Design aib_rx_bert, start of the top module:
module aib_rx_bert #(
parameter [0:0] BERT_BUF_MODE_EN = 1   
)
(
input         clk,               
input         rstn,              
input [  3:0] rx_rst_pulse,      
input [  3:0] rx_start_pulse,    
input [  3:0] seed_in_en,        
input [  5:0] chk3_lane_sel_ff,  
input [  5:0] chk2_lane_sel_ff,  
input [  5:0] chk1_lane_sel_ff,  
input [  5:0] chk0_lane_sel_ff,  
input [  2:0] chk3_ptrn_sel_ff,  
input [  2:0] chk2_ptrn_sel_ff,  
input [  2:0] chk1_ptrn_sel_ff,  
input [  2:0] chk0_ptrn_sel_ff,  
input [319:0] rx_bert_data_i,    
input         sdr_mode,          
input   [1:0] r_fifo_mode,       
input         m_gen2_mode,       
output reg [ 48:0] rbert_bit_cnt_ff,  
output     [ 15:0] biterr_cnt_chk3,   
output     [ 15:0] biterr_cnt_chk2,   
output     [ 15:0] biterr_cnt_chk1,   
output     [ 15:0] biterr_cnt_chk0,   
output     [127:0] rx_bert3_data,     
output     [127:0] rx_bert2_data,     
output     [127:0] rx_bert1_data,     
output     [127:0] rx_bert0_data,     
output     [  3:0] rbert_running_ff   
);
Settings: LEC_CHECK=0, ABC_AREA=0, CAP_MARGIN=25, CELL_PAD_IN_SITES_DETAIL_PLACEMENT=0, CELL_PAD_IN_SITES_GLOBAL_PLACEMENT=1, CORE_MARGIN=4, CORE_UTILIZATION=38, CTS_CLUSTER_SIZE=50, GPL_ROUTABILITY_DRIVEN=1, GPL_TIMING_DRIVEN=1, HOLD_SLACK_MARGIN=0.28, MAX_ROUTING_LAYER=met5, MIN_ROUTING_LAYER=met1, PLACE_DENSITY_LB_ADDON=0.22, SETUP_SLACK_MARGIN=0.05, SLEW_MARGIN=40, TNS_END_PERCENT=55; clock period 10.8 ns.
run.sh (not shown) runs the stock make flow with config.mk's settings and CLKGATE_MAP_FILE=.
Edit:
- ABC_AREA: 0 -> unset
- CAP_MARGIN: 25 -> 20
- CELL_PAD_IN_SITES_GLOBAL_PLACEMENT: 1 -> 0
- CORE_MARGIN: 4 -> 8
- CORE_UTILIZATION: 38 -> 70
- CTS_CLUSTER_SIZE: 50 -> 15
- GPL_TIMING_DRIVEN: 1 -> unset
- HOLD_SLACK_MARGIN: 0.28 -> -0.0
- MIN_ROUTING_LAYER: met1 -> unset
- SETUP_SLACK_MARGIN: 0.05 -> 1.41
- TNS_END_PERCENT: 55 -> unset
- clock period: 10.8 -> 9.21 ns (I/O delays scaled with it)
=> Via count rises by 13%. Non-clock buffer count falls by 3. Register-to-register slack degrades by 1.3 ns. Area after synthesis is unchanged. Wire length rises by 6.6%. Worst setup slack degrades by 0.51 ns. Global-route usage rises by 25 points. Combinational power rises by 24%. Die size falls by 42%. Synthesized cell count is unchanged.
Edit:
- ABC_AREA: unset -> 0
- CELL_PAD_IN_SITES_DETAIL_PLACEMENT: 0 -> unset
- CELL_PAD_IN_SITES_GLOBAL_PLACEMENT: 0 -> unset
- CORE_MARGIN: 8 -> 2
- CTS_CLUSTER_DIAMETER: unset -> 357
- CTS_CLUSTER_SIZE: 15 -> 56
- GPL_ROUTABILITY_DRIVEN: 1 -> unset
- HOLD_SLACK_MARGIN: -0.0 -> unset
- MAX_ROUTING_LAYER: met5 -> unset
- PLACE_DENSITY_LB_ADDON: 0.22 -> unset
- SETUP_SLACK_MARGIN: 1.41 -> 0.95
- SLEW_MARGIN: 40 -> 20
- clock period: 9.21 -> 3.59 ns (I/O delays scaled with it)
Outcome:
- With this change the flow ended with an error in global routing (5_1_grt)
- area after synthesis stays the same
- die size shrinks by a few percent
- synthesized cell count stays the same
Edit:
- ABC_AREA: 0 -> unset
- CORE_UTILIZATION: 70 -> 63
- CTS_CLUSTER_DIAMETER: 357 -> unset
- CTS_CLUSTER_SIZE: 56 -> unset
- SETUP_SLACK_MARGIN: 0.95 -> unset
- clock period: 3.59 -> 7.03 ns (I/O delays scaled with it)
This time the run ran to the end with no violations.
Synthesized cell count is unchanged.
Synthesized area stays the same.
Die area went up by 11%.
Edit:
- CORE_UTILIZATION: 63 -> 40
What happened:
- global-route usage went down by 14 points
- non-clock buffer count came out higher by 25
- synthesized cell count is unchanged

========
aib_rx_bert again, from the RTL that the note above started with.
export LEC_CHECK = 0
export CAP_MARGIN = 20
export CORE_ASPECT_RATIO = 1.74
export CORE_MARGIN = 2
export CORE_UTILIZATION = 51
export CTS_CLUSTER_DIAMETER = 107
export GPL_ROUTABILITY_DRIVEN = 1
export SLEW_MARGIN = 5
export TNS_END_PERCENT = 15
create_clock -name core_clock -period 6.48 [get_ports {clk}]
Rerun with:
Settings changed: CORE_ASPECT_RATIO 1.74 to unset, CORE_UTILIZATION 51 to 72, CTS_CLUSTER_DIAMETER 107 to unset, CTS_CLUSTER_SIZE set to 96, GPL_ROUTABILITY_DRIVEN 1 to unset, PLACE_DENSITY set to 0.43, SLEW_MARGIN 5 to 20, TNS_END_PERCENT 15 to unset.
Clock period 6.48 ns to 10.7 ns, I/O delays scaled along.
Result:
- The changed run aborted during 5_1_grt
- synthesized area stays the same
- synthesized cell count stays the same
- die size shrinks by about 30%
Rerun with:
Settings changed: CORE_UTILIZATION 72 to 40, CTS_CLUSTER_SIZE 96 to unset, PLACE_DENSITY 0.43 to unset.
Clock period 10.7 ns to 7.43 ns, I/O delays scaled along.
Result: The changed run completed with no timing, DRC or antenna violations. Area after synthesis stays the same. Die area increases by well over a third. Synthesized cell count is unchanged.
Rerun with:
Settings changed: CORE_UTILIZATION 40 to 68, CTS_CLUSTER_SIZE set to 36, SETUP_SLACK_MARGIN set to 1.48.
Clock period 7.43 ns to 5.06 ns, I/O delays scaled along.
After rerunning: The changed run never finished: it broke off in 5_1_grt on ODB-0269. Die area goes down by well over a third. Area after synthesis does not change. Synthesized cell count stays the same.
Rerun with:
Settings changed: CORE_UTILIZATION 68 to 65, CTS_CLUSTER_DIAMETER set to 276, CTS_CLUSTER_SIZE 36 to unset, SETUP_SLACK_MARGIN 1.48 to 1.11.
Clock period 5.06 ns to 6.07 ns, I/O delays scaled along.
Now the flow passed the timing, DRC and antenna checks. Die area increases by 4.6%. Synthesized cell count is unchanged. Area after synthesis does not change.
No activity file was given, so power comes from the tool's default toggle rates.
